==> flow/design.v (excerpt) <==
module adder_32bit(
    input clk,
    input rst,
    input [31:0] i_a,
    input [31:0] i_b,
    input i_vld,
    output reg [31:0] o_res,
    output reg o_res_vld,
    output reg overflow
);
wire [7:0] shift;
wire [23:0] al_man_a, al_man_b;
wire sign_a, sign_b, sign_res;
wire [7:0] exp_a, exp_b, exp_res;
wire [23:0] man_a, man_b, man_res;
wire [24:0] res;
wire operation_overflow;
assign sign_a = i_a[31];
assign sign_b = i_b[31];
assign exp_a = i_a[30:23];
assign exp_b = i_b[30:23];
assign man_a = (exp_a == 8'b0) ? {1'b0, i_a[22:0]} : {1'b1, i_a[22:0]};  
assign man_b = (exp_b == 8'b0) ? {1'b0, i_b[22:0]} : {1'b1, i_b[22:0]};
wire is_nan_a = ((exp_a == 8'b11111111) && (man_a[22:0] != 0));  
wire is_nan_b = ((exp_b == 8'b11111111) && (man_b[22:0] != 0));
wire is_inf_a = ((exp_a == 8'b11111111) && (man_a[22:0] == 0));
wire is_inf_b = ((exp_b == 8'b11111111) && (man_b[22:0] == 0));
wire is_zero_a = ((i_a[30:0] == 0));  
wire is_zero_b = ((i_b[30:0] == 0));
CompareAndShift32Bit u_CompareAndShift32Bit (
    .exp_a(exp_a),           
    .exp_b(exp_b),           
    .man_a(man_a),           
    .man_b(man_b),           
    .al_man_a(al_man_a),     
    .al_man_b(al_man_b),     
    .shift(shift)            
);
Addition32Bit u_Addition32Bit (
    .sign_a(sign_a),         
    .sign_b(sign_b),         
    .a(al_man_a),            
    .b(al_man_b),            
    .res(res),               
    .sign_res(sign_res)      
);
Normalization32Bit u_Normalization32Bit (
    .res(res),                                   
    .exp_base((exp_a > exp_b) ? exp_a : exp_b),  
    .man_res(man_res),                           
    .exp_res(exp_res),                           
    .overflow(operation_overflow)                
);
always @(posedge clk or posedge rst) begin
    if (rst) begin
        o_res <= 32'b0;
        o_res_vld <= 1'b0;
  ...
Size in the first run: ~3700 cells after synthesis, ~24000 um2 of cells after synthesis.
clock: 65.5 ns
lec_check: 0
cap_margin: 20
cell_pad_in_sites_detail_placement: 0
cell_pad_in_sites_global_placement: 2
core_aspect_ratio: 1.34
core_margin: 7
core_utilization: 36
cts_cluster_diameter: 334
cts_cluster_size: 71
gpl_routability_driven: 0
gpl_timing_driven: 0
hold_slack_margin: -0.0
max_routing_layer: met4
min_routing_layer: met1
place_density_lb_addon: 0.23
slew_margin: 15
run.sh (not shown) runs the stock make flow with config.mk's settings and CLKGATE_MAP_FILE=.
Change:
Settings changed: CELL_PAD_IN_SITES_DETAIL_PLACEMENT 0 to unset, CELL_PAD_IN_SITES_GLOBAL_PLACEMENT 2 to 0, CORE_ASPECT_RATIO 1.34 to 1.05, CORE_MARGIN 7 to 2, CORE_UTILIZATION 36 to 68, CTS_CLUSTER_DIAMETER 334 to 355, CTS_CLUSTER_SIZE 71 to 34, GPL_TIMING_DRIVEN 0 to unset, MAX_ROUTING_LAYER met4 to unset, PLACE_DENSITY_LB_ADDON 0.23 to unset.
Clock period 65.5 ns to 54.5 ns, I/O delays scaled along.
The new run passed the timing, design-rule and antenna checks.
Final area goes down by 3.4%.
Hold slack improves by 0.0079 ns.
Utilization goes up by 33 points.
Routed wire length goes down by 12%.
First-iteration DRC count goes up to 2.6 times its value.
Synthesized area is unchanged.
Global-route usage goes up by 18 points.
Die area goes down by 50%.
Change:
Settings changed: CELL_PAD_IN_SITES_GLOBAL_PLACEMENT 0 to unset, CORE_ASPECT_RATIO 1.05 to unset, CORE_UTILIZATION 68 to 40, CTS_CLUSTER_DIAMETER 355 to unset, CTS_CLUSTER_SIZE 34 to unset, GPL_ROUTABILITY_DRIVEN 0 to unset, HOLD_SLACK_MARGIN -0.0 to unset, MIN_ROUTING_LAYER met1 to unset, SLEW_MARGIN 15 to 20.
Clock period 54.5 ns to 39.1 ns, I/O delays scaled along.
Result: Via count falls by 4.7%; area after synthesis does not change; design area came out higher by 12%; sequential cell count does not change; routed wire length rises by 2.5%.
Change:
Settings changed: CORE_UTILIZATION 40 to 50, CTS_CLUSTER_SIZE set to 98.
Clock period 39.1 ns to 35.4 ns, I/O delays scaled along.
Effect: The changed run finished with setup timing left; routed wire length grows by 25%.
Change:
Settings changed: ABC_AREA set to 1, CORE_UTILIZATION 50 to 72, CTS_CLUSTER_DIAMETER set to 243.
Clock period 35.4 ns to 36.2 ns, I/O delays scaled along.
Outcome: With this change the flow finished clean. Final area is lower by about 18%. Wire length shrinks by 20%. Core utilization falls by 0.43 points. Setup slack improves by 2.4 ns. First-iteration DRC count fell by 12%. Critical path depth is higher by 53. Via count drops by about 7%. Cell count climbs by 3.1%. Count of clock-buffer cells in the layout is unchanged. Non-clock buffer count came out lower by 1017.
Change:
Settings changed: CTS_CLUSTER_DIAMETER 243 to 48, CTS_CLUSTER_SIZE 98 to unset, HOLD_SLACK_MARGIN set to 0.29.
Clock period 36.2 ns to 13.6 ns, I/O delays scaled along.
Effect:
- With this change the flow aborted during detailed placement
- die area stays the same
- area after synthesis does not change
- synthesized cell count does not change

## run 1
Starting RTL as in the previous note.
Design adder_32bit, start of the top module:
module adder_32bit(
    input clk,
    input rst,
    input [31:0] i_a,
    input [31:0] i_b,
    input i_vld,
    output reg [31:0] o_res,
    output reg o_res_vld,
    output reg overflow
);
wire [7:0] shift;
wire [23:0] al_man_a, al_man_b;
wire sign_a, sign_b, sign_res;
wire [7:0] exp_a, exp_b, exp_res;
wire [23:0] man_a, man_b, man_res;
wire [24:0] res;
wire operation_overflow;
assign sign_a = i_a[31];
assign sign_b = i_b[31];
assign exp_a = i_a[30:23];
assign exp_b = i_b[30:23];
assign man_a = (exp_a == 8'b0) ? {1'b0, i_a[22:0]} : {1'b1, i_a[22:0]};  
assign man_b = (exp_b == 8'b0) ? {1'b0, i_b[22:0]} : {1'b1, i_b[22:0]};
wire is_nan_a = ((exp_a == 8'b11111111) && (man_a[22:0] != 0));  
wire is_nan_b = ((exp_b == 8'b11111111) && (man_b[22:0] != 0));
wire is_inf_a = ((exp_a == 8'b11111111) && (man_a[22:0] == 0));
wire is_inf_b = ((exp_b == 8'b11111111) && (man_b[22:0] == 0));
wire is_zero_a = ((i_a[30:0] == 0));  
wire is_zero_b = ((i_b[30:0] == 0));
CompareAndShift32Bit u_CompareAndShift32Bit (
    .exp_a(exp_a),           
    .exp_b(exp_b),           
    .man_a(man_a),           
    .man_b(man_b),           
    .al_man_a(al_man_a),     
    .al_man_b(al_man_b),     
    .shift(shift)            
);
Addition32Bit u_Addition32Bit (
    .sign_a(sign_a),         
  ...
==> flow/config.mk <==
export PLATFORM = sky130hd
export DESIGN_NAME = adder_32bit
export DESIGN_NICKNAME = adder_32bit
export VERILOG_FILES = /design/flow/design.v
export SDC_FILE = /design/flow/constraint.sdc
export NUM_CORES = 4
export LEC_CHECK = 0
export CAP_MARGIN = 0
export CORE_MARGIN = 2
export CORE_UTILIZATION = 70
export CTS_CLUSTER_SIZE = 41
export MAX_ROUTING_LAYER = met4
export SETUP_SLACK_MARGIN = 4.67
export SLEW_MARGIN = 20
==> flow/constraint.sdc <==
create_clock -name core_clock -period 38.0 [get_ports {clk}]
set_input_delay 7.6000 -clock core_clock [delete_from_list [all_inputs] [get_ports {clk}]]
set_output_delay 7.6000 -clock core_clock [all_outputs]
set_load 0.01 [all_outputs]
Flow for run 1 halted at 5_1_grt, error code GRT-0232.
Edits applied to the flow inputs when going from run 1 to run 2:
Settings: changing CORE_UTILIZATION from 70 to 12; removing MAX_ROUTING_LAYER (formerly met4); changing CAP_MARGIN from 0 to 20; removing CTS_CLUSTER_SIZE (formerly 41); removing SETUP_SLACK_MARGIN (formerly 4.67); changing the clock period (ns, I/O delays scaled along) from 38.0 to 41.5.
## What came out
Summary of run 2 and run 1: one run falls short of a clean finish, namely run 1. Run 1 got as far as 5_1_grt, where a tool error ended the run. Sort run 2 and run 1 by post-placement setup slack desc -> top: run 2. What run 2 reported for cell row count has to be multiplied by 0.41 to get the figure for run 1. Summary of run 2 over run 1: vertical die dimension grew by about 140%; total placed cells including tap cells higher; total die area +470%.
> inputs changed (run 2 -> run 3)
Settings: an added HOLD_SLACK_MARGIN of -0.09; a change of CORE_UTILIZATION from 12 to 58; a change of the clock period (ns, I/O delays scaled along) from 41.5 to 37.2.
Notes after the runs:
- Run 3: all stages complete, timing, DRC and antenna checks passed
- Of the two values seen for library cell contributing the largest single delay on the critical path, clkdlybuf4s50_1 was produced by run 2 and a2111o_1 by run 3.
- Changes observed in run 3 relative to run 2: met3 track demand over resource in global routing has increased; transition time of the tightest slew-check pin +0.032 ns.
- The core of run 3 is more densely filled than that of run 2.
- The overall via count from detail_route of run 3 is higher than that of run 2.
- Run 2 reports its end point of the critical path as o_res[20] while run 3 reports overflow.
- On final weighted congestion in routability-driven placement: run 3 sits above run 2.
- Non-clock buffer count ends up higher on run 3.
- Side by side, slack of the worst reg-to-reg path turned out lower in run 3 than in run 2.
- Summary — die size, run 3 relative to run 2: lower, by about 80%.

Starting RTL as in the previous note.
clock: 44.3 ns
lec_check: 0
cap_margin: 20
cell_pad_in_sites_global_placement: 2
core_aspect_ratio: 0.5
core_margin: 7
core_utilization: 46
cts_cluster_size: 99
gpl_routability_driven: 0
hold_slack_margin: -0.0
min_routing_layer: met1
place_density: 0.53
slew_margin: 15
The starting point went through all stages and came out clean.
Next try:
- CELL_PAD_IN_SITES_GLOBAL_PLACEMENT: 2 -> 0
- CORE_ASPECT_RATIO: 0.5 -> 1.34
- CTS_CLUSTER_SIZE: 99 -> 10
- PLACE_DENSITY: 0.53 -> not set
- PLACE_DENSITY_LB_ADDON: not set -> 0.23
- TNS_END_PERCENT: not set -> 10
=> Area after synthesis does not change; cell count goes down by 0.40%; design area falls by 0.68%; flip-flop count is unchanged; worst setup slack is worse by 42 ps; clock skew does not change; wire length goes down by 3.4%; fmax barely changes; clock-buffer cell count went up by 1.
Next try:
- CTS_CLUSTER_DIAMETER: not set -> 266
- CTS_CLUSTER_SIZE: 10 -> 95
- PLACE_DENSITY: not set -> 0.35
- PLACE_DENSITY_LB_ADDON: 0.23 -> not set
Result: The changed run passed the timing, design-rule and antenna checks. Setup slack gains 190 ps. Routed wire length climbs by a little under a tenth. Cell area barely changes. Area after synthesis stays the same. Via count goes up slightly. Final cell count came out higher slightly. Count of clock-buffer cells in the layout falls by 1. Non-clock buffer count climbs by 19. Die area does not change.
Next try:
- ABC_AREA: not set -> 1
- CELL_PAD_IN_SITES_GLOBAL_PLACEMENT: 0 -> 1
- CORE_MARGIN: 7 -> 2
- CTS_CLUSTER_DIAMETER: 266 -> not set
- CTS_CLUSTER_SIZE: 95 -> 87
- PLACE_DENSITY: 0.35 -> not set
- PLACE_DENSITY_LB_ADDON: not set -> 0.23
- TNS_END_PERCENT: 10 -> not set
- clock period: 44.3 -> 22.8 ns (I/O delays scaled with it)
After rerunning: With this change the flow ran to the end with violations: setup timing; global-route usage came out higher by 2.8 points; cell count came out higher by 60%; synthesized area came out higher by 17%; sequential cell count does not change; die area came out higher by 7.4%; sequential share of layout area came out lower by 1.1 points; worst hold slack is worse by 3.8 ps; routed wire length came out higher by 16%; setup slack is worse by 7000 ps.
Next try:
- CORE_UTILIZATION: 46 -> 55
- GPL_ROUTABILITY_DRIVEN: 0 -> 1
- SETUP_SLACK_MARGIN: not set -> -1.75
Effect: The changed run finished with setup timing left. First-iteration DRC count went up by about 40%. Die size went down by 16%. Hold slack stays flat. Via count went up by 3.6%. Maximum frequency went down by about 3.7%. Worst setup slack gets worse by 1100 ps. Count of clock-buffer cells in the layout stays the same.
